== lane 2 ==
// DMAC
module DMAC #(
    parameter AXI_ID_WD   = 2,
    parameter AXI_DATA_WD = 32,
    parameter AXI_ADDR_WD = 32,
    parameter AXI_STRB_WD = 4
)(
    input                      AXI_ACLK,
    input                      AXI_ARESETN,    
    input                      cmd_valid,
    input  [AXI_ADDR_WD-1 : 0] cmd_addr,
    input  [AXI_ID_WD-1   : 0] cmd_id,
    input  [1 : 0]             cmd_burst,
    input  [2 : 0]             cmd_size,
    input  [AXI_ADDR_WD-1 : 0] cmd_len,
    output                     cmd_ready,
    output                     cmd_abort,
    output [AXI_ADDR_WD-1 : 0] AXI_AWADDR,
    output [AXI_ID_WD-1   : 0] AXI_AWID,
    output [1 : 0]             AXI_AWBURST,
    output [2 : 0]             AXI_AWSIZE,
    output [7 : 0]             AXI_AWLEN,
    output                     AXI_AWVALID,
    input                      AXI_AWREADY,
    output [AXI_DATA_WD-1 : 0] AXI_WDATA,
    output [AXI_STRB_WD-1 : 0] AXI_WSTRB,
    output                     AXI_WLAST,
    output                     AXI_WVALID,
    input                      AXI_WREADY,
    input  [AXI_ID_WD-1   : 0] AXI_BID,
    input  [1 : 0]             AXI_BRESP,
    input                      AXI_BVALID,
    output                     AXI_BREADY,
    output [AXI_ADDR_WD-1 : 0] AXI_ARADDR,
    output [AXI_ID_WD-1   : 0] AXI_ARID,
    output [1 : 0]             AXI_ARBURST,
    output [2 : 0]             AXI_ARSIZE,
    output [7 : 0]             AXI_ARLEN,
    output                     AXI_ARVALID,
    input                      AXI_ARREADY,
    input  [AXI_DATA_WD-1 : 0] AXI_RDATA,
    input                      AXI_RLAST,
    input  [AXI_ID_WD-1   : 0] AXI_RID,
    input  [1 : 0]             AXI_RRESP,
    input                      AXI_RVALID,
    output                     AXI_RREADY
);
clock: 2.77 ns
lec_check: 0
abc_area: 0
cap_margin: 0
core_margin: 2
core_utilization: 69
cts_cluster_diameter: 381
cts_cluster_size: 58
max_routing_layer: met5
min_routing_layer: met1
place_density_lb_addon: 0.06
setup_slack_margin: 0.5
slew_margin: 20
tns_end_percent: 80
run.sh (not shown) runs the stock make flow with config.mk's settings and CLKGATE_MAP_FILE=.
Lane 2: aborted in 5_1_grt (tool error)
Relative to lane 2, the following input files were edited for lane 3:
- a change of CORE_UTILIZATION from 69 to 70
- an added HOLD_SLACK_MARGIN of 0.3
- a change of ABC_AREA from 0 to 1
- a change of CTS_CLUSTER_DIAMETER from 381 to 30
- a change of PLACE_DENSITY_LB_ADDON from 0.06 to 0.28
- a deleted SETUP_SLACK_MARGIN that had been 0.5
- a change of the clock period (ns, I/O delays scaled along) from 2.77 to 3.63
Findings:
Lane 2: aborted in 5_1_grt (tool error). Lane 3 | status: complete | timing, DRC, antenna: pass. Higher sequential-to-total area share from yosys stat among lane 2 and lane 3: lane 2. Final weighted congestion in routability-driven placement in lane 3 is 2.0% lower than in lane 2. Mux share of post-synthesis cell area was higher in lane 2 than in lane 3.

Starting RTL as in the previous note.
clock: 1.64 ns
lec_check: 0
abc_area: 1
cap_margin: 0
cell_pad_in_sites_global_placement: 1
core_margin: 2
core_utilization: 70
cts_cluster_diameter: 381
cts_cluster_size: 47
max_routing_layer: met5
min_routing_layer: met1
place_density_lb_addon: 0.0
setup_slack_margin: 0.37
slew_margin: 20
tns_end_percent: 80
The starting point never finished: it broke off in global placement without I/O on FLW-0024.
Then changed:
==> flow/config.mk (replaced) <==
export PLATFORM = sky130hd
export DESIGN_NAME = DMAC
export DESIGN_NICKNAME = DMAC
export VERILOG_FILES = /design/flow/design.v
export SDC_FILE = /design/flow/constraint.sdc
export NUM_CORES = 4
export LEC_CHECK = 0
export CAP_MARGIN = 20
export CORE_MARGIN = 2
export CORE_UTILIZATION = 59
export SLEW_MARGIN = 20
==> flow/constraint.sdc (replaced) <==
create_clock -name core_clock -period 4.51 [get_ports {AXI_ACLK}]
set_input_delay 0.9020 -clock core_clock [delete_from_list [all_inputs] [get_ports {AXI_ACLK}]]
set_output_delay 0.9020 -clock core_clock [all_outputs]
set_load 0.01 [all_outputs]
=> Now the flow ran to the end with no violations; area after synthesis drops by 10%; synthesized cell count falls by 32%; die area rises by 6.3%.
Then changed:
--- a/flow/config.mk
+++ b/flow/config.mk
@@ -9,3 +9,4 @@
 export CORE_MARGIN = 2
-export CORE_UTILIZATION = 59
+export CORE_UTILIZATION = 68
+export CTS_CLUSTER_SIZE = 37
 export SLEW_MARGIN = 20
==> flow/constraint.sdc (replaced) <==
create_clock -name core_clock -period 2.63 [get_ports {AXI_ACLK}]
set_input_delay 0.5260 -clock core_clock [delete_from_list [all_inputs] [get_ports {AXI_ACLK}]]
set_output_delay 0.5260 -clock core_clock [all_outputs]
set_load 0.01 [all_outputs]
Effect: The changed run aborted during global routing, error DPL-0038; synthesized area does not change; die area fell by about 13%; synthesized cell count stays the same.
Then changed:
--- a/flow/config.mk
+++ b/flow/config.mk
@@ -9,4 +9,3 @@
 export CORE_MARGIN = 2
-export CORE_UTILIZATION = 68
-export CTS_CLUSTER_SIZE = 37
+export CORE_UTILIZATION = 72
 export SLEW_MARGIN = 20
==> flow/constraint.sdc (replaced) <==
create_clock -name core_clock -period 4.73 [get_ports {AXI_ACLK}]
set_input_delay 0.9460 -clock core_clock [delete_from_list [all_inputs] [get_ports {AXI_ACLK}]]
set_output_delay 0.9460 -clock core_clock [all_outputs]
set_load 0.01 [all_outputs]
=> This time the run completed with no timing, DRC or antenna violations. Synthesized area does not change. Die size fell by 5.4%. Synthesized cell count stays the same.
Then changed:
--- a/flow/config.mk
+++ b/flow/config.mk
@@ -9,3 +9,3 @@
 export CORE_MARGIN = 2
-export CORE_UTILIZATION = 72
+export CORE_UTILIZATION = 14
 export SLEW_MARGIN = 20
==> flow/constraint.sdc (replaced) <==
create_clock -name core_clock -period 9.12 [get_ports {AXI_ACLK}]
set_input_delay 1.8240 -clock core_clock [delete_from_list [all_inputs] [get_ports {AXI_ACLK}]]
set_output_delay 1.8240 -clock core_clock [all_outputs]
set_load 0.01 [all_outputs]
Routed wire length is higher by about 17%.
Register-to-register slack is better by 4.1 ns.
Worst setup slack is better by 3.5 ns.
Core utilization is lower by 69 points.
Clock power is lower by about 45%.
Worst hold slack is worse by 0.0062 ns.
Final cell count is higher by 59%.
Synthesized cell count does not change.
Cell area is higher by about 8%.
Count of clock-buffer cells in the layout is higher by 7.
Critical path depth is higher by 2.

run 1:
Starting RTL as in the previous note.
==> flow/config.mk <==
export PLATFORM = sky130hd
export DESIGN_NAME = DMAC
export DESIGN_NICKNAME = DMAC
export VERILOG_FILES = /design/flow/design.v
export SDC_FILE = /design/flow/constraint.sdc
export NUM_CORES = 4
export LEC_CHECK = 0
export ABC_AREA = 1
export CAP_MARGIN = 0
export CELL_PAD_IN_SITES_GLOBAL_PLACEMENT = 1
export CORE_MARGIN = 2
export CORE_UTILIZATION = 72
export CTS_CLUSTER_DIAMETER = 368
export CTS_CLUSTER_SIZE = 77
export MAX_ROUTING_LAYER = met5
export MIN_ROUTING_LAYER = met1
export PLACE_DENSITY_LB_ADDON = 0.0
export SETUP_SLACK_MARGIN = 0.19
export SLEW_MARGIN = 20
export TNS_END_PERCENT = 80
==> flow/constraint.sdc <==
create_clock -name core_clock -period 1.64 [get_ports {AXI_ACLK}]
set_input_delay 0.3280 -clock core_clock [delete_from_list [all_inputs] [get_ports {AXI_ACLK}]]
set_output_delay 0.3280 -clock core_clock [all_outputs]
set_load 0.01 [all_outputs]
Run 1 never completed; the flow aborted with a tool error in global placement without I/O.
Input changes introduced in run 2 (baseline for comparison: run 1):
Settings: removing MIN_ROUTING_LAYER (formerly met1); changing CAP_MARGIN from 0 to 20; removing PLACE_DENSITY_LB_ADDON (formerly 0.0); changing CTS_CLUSTER_DIAMETER from 368 to 330; removing TNS_END_PERCENT (formerly 80); changing CTS_CLUSTER_SIZE from 77 to 93; removing MAX_ROUTING_LAYER (formerly met5); removing CELL_PAD_IN_SITES_GLOBAL_PLACEMENT (formerly 1); setting PLACE_DENSITY to 0.38 for the first time; removing SETUP_SLACK_MARGIN (formerly 0.19); changing the clock period (ns, I/O delays scaled along) from 1.64 to 2.63.
Results
- The log for run 2 ends in global routing with error GRT-0232, so the run never completed.
- Re cell count after synthesis: no difference whatsoever between run 1 and run 2.
- Per the comparison of run 2 with run 1, post-synthesis mux area share barely changed, synthesis-stage register bit count comparable, number of standard cells reported by yosys essentially unchanged.
Relative to run 2, the following input files were edited for run 3:
Settings: a deleted ABC_AREA that had been 1; an added SETUP_SLACK_MARGIN of -0.26; a deleted CTS_CLUSTER_DIAMETER that had been 330; a change of CTS_CLUSTER_SIZE from 93 to 37; a change of CORE_UTILIZATION from 72 to 70; a deleted PLACE_DENSITY that had been 0.38.
Notes after the runs:
Looking at cell area after placement, run 3 sits about 8% lower than run 2 does. Changes observed in run 3 relative to run 2: die size lower, routability congestion estimate lower, synthesized area lower. Run 2 got as far as global routing, where a tool error ended the run. global routing: run 3 exited with error. Buffers inserted during post-CTS setup optimization was lower in run 2 than in run 3. Across both runs, multiplexer share of the synthesized area was higher for run 3 than for run 2. Looking only at post-synthesis area per instance, and setting everything else aside, the lower value of run 3 and run 2 goes to run 2. Going from run 2 to run 3, net count of the mapped netlist shrank by more than a quarter. Area fraction in full adders, half adders and majority gates: run 3 vs run 2 up 0.52 points.

DMAC again, from the RTL that the note above started with.
## DMAC
module DMAC #(
    parameter AXI_ID_WD   = 2,
    parameter AXI_DATA_WD = 32,
    parameter AXI_ADDR_WD = 32,
    parameter AXI_STRB_WD = 4
)(
    input                      AXI_ACLK,
    input                      AXI_ARESETN,    
    input                      cmd_valid,
    input  [AXI_ADDR_WD-1 : 0] cmd_addr,
    input  [AXI_ID_WD-1   : 0] cmd_id,
    input  [1 : 0]             cmd_burst,
    input  [2 : 0]             cmd_size,
    input  [AXI_ADDR_WD-1 : 0] cmd_len,
    output                     cmd_ready,
    output                     cmd_abort,
    output [AXI_ADDR_WD-1 : 0] AXI_AWADDR,
    output [AXI_ID_WD-1   : 0] AXI_AWID,
    output [1 : 0]             AXI_AWBURST,
    output [2 : 0]             AXI_AWSIZE,
    output [7 : 0]             AXI_AWLEN,
    output                     AXI_AWVALID,
    input                      AXI_AWREADY,
    output [AXI_DATA_WD-1 : 0] AXI_WDATA,
    output [AXI_STRB_WD-1 : 0] AXI_WSTRB,
    output                     AXI_WLAST,
    output                     AXI_WVALID,
    input                      AXI_WREADY,
    input  [AXI_ID_WD-1   : 0] AXI_BID,
    input  [1 : 0]             AXI_BRESP,
    input                      AXI_BVALID,
    output                     AXI_BREADY,
    output [AXI_ADDR_WD-1 : 0] AXI_ARADDR,
    output [AXI_ID_WD-1   : 0] AXI_ARID,
    output [1 : 0]             AXI_ARBURST,
    output [2 : 0]             AXI_ARSIZE,
    output [7 : 0]             AXI_ARLEN,
    output                     AXI_ARVALID,
    input                      AXI_ARREADY,
    input  [AXI_DATA_WD-1 : 0] AXI_RDATA,
    input                      AXI_RLAST,
    input  [AXI_ID_WD-1   : 0] AXI_RID,
    input  [1 : 0]             AXI_RRESP,
    input                      AXI_RVALID,
    output                     AXI_RREADY
);
Settings: LEC_CHECK=0, ABC_AREA=1, CAP_MARGIN=0, CELL_PAD_IN_SITES_GLOBAL_PLACEMENT=1, CORE_MARGIN=2, CORE_UTILIZATION=72, CTS_CLUSTER_DIAMETER=360, CTS_CLUSTER_SIZE=77, MAX_ROUTING_LAYER=met5, MIN_ROUTING_LAYER=met1, PLACE_DENSITY_LB_ADDON=0.0, SETUP_SLACK_MARGIN=0.46, SLEW_MARGIN=20, TNS_END_PERCENT=80; clock period 1.64 ns.
The starting point never finished: it broke off in global placement without I/O (3_1_place_gp_skip_io) with FLW-0024.
Change:
--- a/flow/config.mk
+++ b/flow/config.mk
@@ -8 +8 @@
-export ABC_AREA = 1
+export ABC_AREA = 0
@@ -10 +9,0 @@
-export CELL_PAD_IN_SITES_GLOBAL_PLACEMENT = 1
@@ -13,2 +12,2 @@
-export CTS_CLUSTER_DIAMETER = 360
-export CTS_CLUSTER_SIZE = 77
+export CTS_CLUSTER_DIAMETER = 43
+export CTS_CLUSTER_SIZE = 58
@@ -17,2 +16,2 @@
-export PLACE_DENSITY_LB_ADDON = 0.0
-export SETUP_SLACK_MARGIN = 0.46
+export PLACE_DENSITY_LB_ADDON = 0.25
+export SETUP_SLACK_MARGIN = 0.51
==> flow/constraint.sdc (replaced) <==
create_clock -name core_clock -period 3.34 [get_ports {AXI_ACLK}]
set_input_delay 0.6680 -clock core_clock [delete_from_list [all_inputs] [get_ports {AXI_ACLK}]]
set_output_delay 0.6680 -clock core_clock [all_outputs]
set_load 0.01 [all_outputs]
This time the run ended with an error in global routing (5_1_grt) (GRT-0232); die area came out lower by 10%; synthesized area shrinks by 10%; synthesized cell count went down by 32%.
Change:
==> flow/config.mk (replaced) <==
export PLATFORM = sky130hd
export DESIGN_NAME = DMAC
export DESIGN_NICKNAME = DMAC
export VERILOG_FILES = /design/flow/design.v
export SDC_FILE = /design/flow/constraint.sdc
export NUM_CORES = 4
export LEC_CHECK = 0
export CAP_MARGIN = 20
export CORE_MARGIN = 2
export CORE_UTILIZATION = 70
export CTS_CLUSTER_SIZE = 37
export SLEW_MARGIN = 20
==> flow/constraint.sdc (replaced) <==
create_clock -name core_clock -period 3.35 [get_ports {AXI_ACLK}]
set_input_delay 0.6700 -clock core_clock [delete_from_list [all_inputs] [get_ports {AXI_ACLK}]]
set_output_delay 0.6700 -clock core_clock [all_outputs]
set_load 0.01 [all_outputs]
With this change the flow produced a layout that fails on setup timing.
Die size rose by 2.8%.
Area after synthesis stays the same.
Synthesized cell count is unchanged.
Change:
--- a/flow/config.mk
+++ b/flow/config.mk
@@ -8,0 +9 @@
+export CELL_PAD_IN_SITES_DETAIL_PLACEMENT = 1
@@ -10,2 +11 @@
-export CORE_UTILIZATION = 70
-export CTS_CLUSTER_SIZE = 37
+export CORE_UTILIZATION = 32
==> flow/constraint.sdc (replaced) <==
create_clock -name core_clock -period 6.5 [get_ports {AXI_ACLK}]
set_input_delay 1.3000 -clock core_clock [delete_from_list [all_inputs] [get_ports {AXI_ACLK}]]
set_output_delay 1.3000 -clock core_clock [all_outputs]
set_load 0.01 [all_outputs]
Result: With this change the flow finished with timing, DRC and antenna clean. Count of clock-buffer cells in the layout grows by 6. Combinational power falls by well over a third. Global-route usage is lower by 20 points. Die area came out higher by well over a third. Worst hold slack loses 4.8 ps. Area after synthesis does not change. Routed wire length is higher by a few percent.
Power and IR drop assume default switching activity.
